==> flow/design.v (excerpt) <==
module attitude_estimation(
    input clk,
    input reset,
    output SCLK,
    output MOSI,
    input  MISO_G,
    output SS_G,
    input  MISO_A,
    output SS_A,
    output [15:0] gyro_x,
    output [15:0] gyro_y,
    output [15:0] accl_x,
    output [15:0] accl_y,
    output [15:0] accl_z
    );
    wire read_ready;
    wire [7:0] read_data;
    wire TREADY;
    wire TVALID;
    wire [103:0] TDATA;
    spi_master master (.clk(clk),
                       .reset(reset),
                       .read_ready(read_ready),
                       .read_data(read_data),
                       .SCLK(SCLK),
                       .MOSI(MOSI),
                       .MISO_G(MISO_G),
                       .SS_G(SS_G),
                       .MISO_A(MISO_A),
                       .SS_A(SS_A));
    spi_axis_bridge bridge (.clk(clk),
                            .reset(reset),
                            .read_ready(read_ready),
                            .read_data(read_data),
                            .TREADY(TREADY),
                            .TVALID(TVALID),
                            .TDATA(TDATA));
    preprocessor preprocessor (.clk(clk),
  ...
Size in the first run: about 4,600 cells after synthesis, roughly 230 flip-flops, roughly 88 I/O pins, about 0.040 mm2 of cells after synthesis.
clock: 10.2 ns
lec_check: 0
abc_area: 0
cap_margin: 10
cell_pad_in_sites_detail_placement: 0
core_aspect_ratio: 1.52
core_margin: 6
core_utilization: 37
cts_cluster_size: 23
gpl_routability_driven: 1
gpl_timing_driven: 1
hold_slack_margin: 0.22
max_routing_layer: met5
min_routing_layer: met2
setup_slack_margin: 0.46
slew_margin: 20
tns_end_percent: 15
run.sh (not shown) runs the stock make flow with config.mk's settings and CLKGATE_MAP_FILE=.
The starting point finished with negative setup slack left.
Next try:
ABC_AREA = unset   (was 0)
CAP_MARGIN = 20   (was 10)
CELL_PAD_IN_SITES_DETAIL_PLACEMENT = unset   (was 0)
CORE_ASPECT_RATIO = unset   (was 1.52)
CORE_MARGIN = 2   (was 6)
CORE_UTILIZATION = 40   (was 37)
CTS_CLUSTER_SIZE = unset   (was 23)
GPL_ROUTABILITY_DRIVEN = unset   (was 1)
GPL_TIMING_DRIVEN = unset   (was 1)
HOLD_SLACK_MARGIN = unset   (was 0.22)
MAX_ROUTING_LAYER = unset   (was met5)
MIN_ROUTING_LAYER = unset   (was met2)
SETUP_SLACK_MARGIN = unset   (was 0.46)
TNS_END_PERCENT = unset   (was 15)
clock period = 16.0 ns   (was 10.2 ns; I/O delays follow)
After rerunning: This time the run finished with timing, DRC and antenna clean; final cell count goes down by about 18%; non-clock buffer count goes down by 1219; core utilization goes down by 7.9 points; die size goes down by about 12%; clock-buffer cell count goes up by 2.
Next try:
CORE_UTILIZATION = 70   (was 40)
PLACE_DENSITY_LB_ADDON = 0.0   (was unset)
clock period = 11.0 ns   (was 16.0 ns; I/O delays follow)
Now the flow completed, yet does not pass: negative setup slack.
Die size falls by 42%.
Synthesized cell count does not change.
Via count went up by 22%.
Power grows by 35%.
Maximum frequency grows by 21%.
Utilization went up by 46 points.
Final cell count rises by 1.8%.
Wire length went up by 34%.
Global-route usage rises by 16 points.
Worst setup slack loses 2500 ps.
Next try:
CORE_UTILIZATION = 72   (was 70)
CTS_CLUSTER_SIZE = 51   (was unset)
SETUP_SLACK_MARGIN = 1.36   (was unset)
clock period = 5.3 ns   (was 11.0 ns; I/O delays follow)
After rerunning:
- The new run aborted during clock tree synthesis (4_1_cts)
- die size drops by 2.7%
- synthesized cell count stays the same
- area after synthesis is unchanged

---

run A:
attitude_estimation again, from the RTL that the note above started with.
==> flow/design.v (excerpt) <==
module attitude_estimation(
    input clk,
    input reset,
    output SCLK,
    output MOSI,
    input  MISO_G,
    output SS_G,
    input  MISO_A,
    output SS_A,
    output [15:0] gyro_x,
    output [15:0] gyro_y,
    output [15:0] accl_x,
    output [15:0] accl_y,
    output [15:0] accl_z
    );
Settings: LEC_CHECK=0, CAP_MARGIN=20, CELL_PAD_IN_SITES_GLOBAL_PLACEMENT=1, CORE_MARGIN=2, CORE_UTILIZATION=40, GPL_ROUTABILITY_DRIVEN=0, PLACE_DENSITY_LB_ADDON=0.24, SLEW_MARGIN=20; clock period 16.0 ns.
Run A: full flow OK, the timing, DRC and antenna checks passed
## Diff of input files: run B against run A
# run A
export LEC_CHECK = 0
export CAP_MARGIN = 20
export CELL_PAD_IN_SITES_GLOBAL_PLACEMENT = 1
export CORE_MARGIN = 2
export CORE_UTILIZATION = 40
export GPL_ROUTABILITY_DRIVEN = 0
export PLACE_DENSITY_LB_ADDON = 0.24
export SLEW_MARGIN = 20
create_clock -name core_clock -period 16.0 [get_ports {clk}]
# run B
export LEC_CHECK = 0
export CAP_MARGIN = 20
export CORE_MARGIN = 2
export CORE_UTILIZATION = 40
export SLEW_MARGIN = 20
create_clock -name core_clock -period 25.0 [get_ports {clk}]
==> comparison <==
Run B: flow completed, timing, DRC and antenna clean. Run A and run B ended up with roughly the same fraction of standard cell area in multi-input logic. Relative to run A, the global-route wire length before repair measured on run B has decreased by a few percent. Taking run A as the reference point, the worst-case vdd ir drop of run B falls by about 44%. Clock network power shrinks by more than a quarter when moving from run A to run B. The run with more routed wire is run A, not run B. Run B consumes less power than run A does. As of run B, buffer count excluding the clock tree in the final layout had fallen by a few percent compared to run A. Re overall via count from detail_route: run B and run A aren't equal, and the higher value belongs to run B. Diff run A -> run B: post-detailed-placement half-perimeter wirelength went down 5.7%, number of global-route vias before repair went up 118, clock-buffer cell count went down 5.
Modified inputs, run C compared to run B
# run B
export LEC_CHECK = 0
export CAP_MARGIN = 20
export CORE_MARGIN = 2
export CORE_UTILIZATION = 40
export SLEW_MARGIN = 20
create_clock -name core_clock -period 25.0 [get_ports {clk}]
# run C
export LEC_CHECK = 0
export CAP_MARGIN = 20
export CORE_MARGIN = 2
export CORE_UTILIZATION = 26
export SLEW_MARGIN = 20
create_clock -name core_clock -period 14.6 [get_ports {clk}]
Notes after the runs:
From run B to run C the numbers moved as follows: number of logic stages on the critical path including buffering went down; layout overhead on the synthesized area went up by 2.1 points. Run C gives less total routing resource utilization after global routing than run B did. On fraction of area in registers: between run B and run C, it ends up higher for run B. Comparing run B and run C, the higher post-route clock period utilization was measured on run C. Worst setup slack for register-to-register paths deteriorates in run C relative to run B. Between run B and run C, the endpoint required time on the critical path is lower for run C. Re detail-routed via count per cell: run B and run C aren't equal, and the higher value belongs to run B.
Changes in run D relative to run C:
# run C
export LEC_CHECK = 0
export CAP_MARGIN = 20
export CORE_MARGIN = 2
export CORE_UTILIZATION = 26
export SLEW_MARGIN = 20
create_clock -name core_clock -period 14.6 [get_ports {clk}]
# run D
export LEC_CHECK = 0
export ABC_AREA = 1
export CAP_MARGIN = 20
export CORE_MARGIN = 2
export CORE_UTILIZATION = 70
export CTS_CLUSTER_DIAMETER = 206
export PLACE_DENSITY_LB_ADDON = 0.01
export SLEW_MARGIN = 20
create_clock -name core_clock -period 10.9 [get_ports {clk}]
### Flow results
Against run C as the reference, run D delivers a higher wire length after detailed routing.
The higher synthesized cell count of run D and run C is in run D.
Run D completed every stage of the flow, and the final layout passed the timing, DRC and antenna checks.
Share of the clock period used by the worst path after layout was higher in the run labelled run D.
No activity file was given, so power comes from the tool's default toggle rates.
